==> flow/design.v <==
module pokey_advanced (
    input clk,               
    input enable_179mhz,     
    input reset_n,           
    input [3:0] addr,        
    input [7:0] din,         
    input we,                
    output reg audio_pwm     
);
    reg [7:0] audf [0:3];  
    reg [7:0] audc [0:3];  
    reg [7:0] audctl;      
    reg [3:0]  poly4;
    reg [4:0]  poly5;
    reg [16:0] poly17; 
    reg [15:0] counter [0:3]; 
    reg [3:0]  chan_out;    
    reg [4:0] count_64k;    
    reg [6:0] count_15k;    
    reg tick_64khz;
    reg tick_15khz;
    always @(posedge clk) begin
        tick_64khz <= 0;
        tick_15khz <= 0;
        if (!reset_n) begin
            count_64k <= 0;
            count_15k <= 0;
        end else if (enable_179mhz) begin
            if (count_64k == 27) begin  
                count_64k <= 0;
                tick_64khz <= 1;
            end else begin
                count_64k <= count_64k + 1;
            end
            if (count_15k == 113) begin  
                count_15k <= 0;
                tick_15khz <= 1;
            end else begin
                count_15k <= count_15k + 1;
            end
        end
    end
    always @(posedge clk) begin
        if (!reset_n) begin
            audctl <= 0;
            audc[0]<=0; audc[1]<=0; audc[2]<=0; audc[3]<=0;
            audf[0]<=0; audf[1]<=0; audf[2]<=0; audf[3]<=0;
        end else if (we) begin
            case (addr)
                0: audf[0] <= din;
                1: audc[0] <= din;
                2: audf[1] <= din;
                3: audc[1] <= din;
                4: audf[2] <= din;
                5: audc[2] <= din;
                6: audf[3] <= din;
                7: audc[3] <= din;
                8: audctl <= din;
            endcase
        end
    end
    wire p4_next = !(poly4[3] ^ poly4[2]);
    wire p5_next = !(poly5[4] ^ poly5[2]);
    wire p17_next = !(poly17[16] ^ poly17[4]);
    always @(posedge clk) begin
        if (!reset_n) begin
            poly4 <= 4'b1011;
            poly5 <= 5'b10101;
            poly17 <= 17'b10101010101010101;
        end else if (enable_179mhz) begin
            poly4 <= {poly4[2:0], p4_next};
            poly5 <= {poly5[3:0], p5_next};
            poly17 <= {poly17[15:0], p17_next};
        end
    end
    wire link_12 = audctl[4];
    wire link_34 = audctl[3];
    wire use_15khz = audctl[0];  
    integer i;
    reg channel_tick;  
    always @(posedge clk) begin
        if (!reset_n) begin
            counter[0] <= 0; counter[1] <= 0; counter[2] <= 0; counter[3] <= 0;
            chan_out <= 0;
        end else
        for (i=0; i<4; i=i+1) begin
            channel_tick = (use_15khz) ? tick_15khz : tick_64khz;
            if (i == 0 && audctl[6]) channel_tick = enable_179mhz;
            if (i == 2 && audctl[5]) channel_tick = enable_179mhz;
            if (channel_tick) begin
                if (!((i==1 && link_12) || (i==3 && link_34))) begin
                    if (counter[i] == 0) begin
                        if (i==0 && link_12) 
                            counter[i] <= {audf[1], audf[0]}; 
                        else if (i==2 && link_34) 
                            counter[i] <= {audf[3], audf[2]}; 
                        else 
                            counter[i] <= audf[i];
                        case (audc[i][7:5])
                            3'b000: chan_out[i] <= poly17[16] && poly5[4];  
                            3'b001: chan_out[i] <= poly5[4];                
                            3'b010: chan_out[i] <= poly17[16] && poly5[4]; 
                            3'b011: chan_out[i] <= poly5[4];               
                            3'b100: chan_out[i] <= poly17[16];              
                            3'b101: chan_out[i] <= ~chan_out[i];            
                            3'b110: chan_out[i] <= poly17[16];             
                            3'b111: chan_out[i] <= ~chan_out[i];            
                        endcase
                    end else begin
                        counter[i] <= counter[i] - 1;
                    end
                end
            end
        end
    end
    reg [5:0] mixed_audio; 
    integer k;
    always @(*) begin
        mixed_audio = 0;
        for (k=0; k<4; k=k+1) begin
            if (chan_out[k]) begin
                mixed_audio = mixed_audio + audc[k][3:0];
            end
        end
    end
    reg [5:0] pwm_counter;
    always @(posedge clk) begin
        if (!reset_n) begin
            pwm_counter <= 0;
            audio_pwm <= 0;
        end else begin
            pwm_counter <= pwm_counter + 1;
            audio_pwm <= (pwm_counter < mixed_audio);
        end
    end
endmodule
==> flow/config.mk <==
export PLATFORM = sky130hd
export DESIGN_NAME = pokey_advanced
export DESIGN_NICKNAME = pokey_advanced
export VERILOG_FILES = /design/flow/design.v
export SDC_FILE = /design/flow/constraint.sdc
export NUM_CORES = 4
export LEC_CHECK = 0
export CAP_MARGIN = 20
export CORE_MARGIN = 2
export CORE_UTILIZATION = 72
export CTS_CLUSTER_SIZE = 37
export PLACE_DENSITY_LB_ADDON = 0.26
export SLEW_MARGIN = 20
==> flow/constraint.sdc <==
create_clock -name core_clock -period 3.95 [get_ports {clk}]
set_input_delay 0.7900 -clock core_clock [delete_from_list [all_inputs] [get_ports {clk}]]
set_output_delay 0.7900 -clock core_clock [all_outputs]
set_load 0.01 [all_outputs]
run.sh (not shown) runs the stock make flow with config.mk's settings and CLKGATE_MAP_FILE=.
The first run ran to the end with violations: setup timing.
Rerun with:
CORE_UTILIZATION = 40   (was 72)
CTS_CLUSTER_SIZE = unset   (was 37)
PLACE_DENSITY_LB_ADDON = unset   (was 0.26)
clock period = 6.0 ns   (was 3.95 ns; I/O delays follow)
Effect: With this change the flow went through all stages and came out clean. Worst setup slack gains 1.5 ns. Area after synthesis stays the same. Clock skew rises by 0.0041 ns. Global-route usage falls by 17 points. Maximum frequency falls by 11%. Die size rises by 77%. Via count falls by about 12%. Flip-flop count does not change. Non-clock buffer count falls by 20. Cell area falls by about 2.5%. Combinational power falls by about 40%.
Rerun with:
CTS_CLUSTER_DIAMETER = 395   (was unset)
CTS_CLUSTER_SIZE = 100   (was unset)
SETUP_SLACK_MARGIN = 1.7   (was unset)
=> Cell area grows by 3.0%; register-to-register slack gets better by 0.63 ns; final cell count went up by about 0.8%; setup slack is better by 0.63 ns; global-route usage stays flat; count of clock-buffer cells in the layout came out higher by 2; area after synthesis stays the same.
Rerun with:
CORE_UTILIZATION = 14   (was 40)
CTS_CLUSTER_DIAMETER = unset   (was 395)
CTS_CLUSTER_SIZE = unset   (was 100)
SETUP_SLACK_MARGIN = unset   (was 1.7)
clock period = 8.42 ns   (was 6.0 ns; I/O delays follow)
Result: Wire length increases by 2.7%. Worst setup slack is better by 1.8 ns. Via count came out higher by 1.9%. Count of clock-buffer cells in the layout came out lower by 3. Sequential cell count does not change. Fmax fell by 12%.
Rerun with:
CORE_UTILIZATION = 40   (was 14)
clock period = 5.2 ns   (was 8.42 ns; I/O delays follow)
What happened: Total power goes up by well over a third; setup slack got worse by 3.0 ns; count of clock-buffer cells in the layout is unchanged; die size is lower by well over a third; area after synthesis does not change; clock power is higher by well over a third.
Power figures rest on the tool's default switching activity, not on a simulated workload.
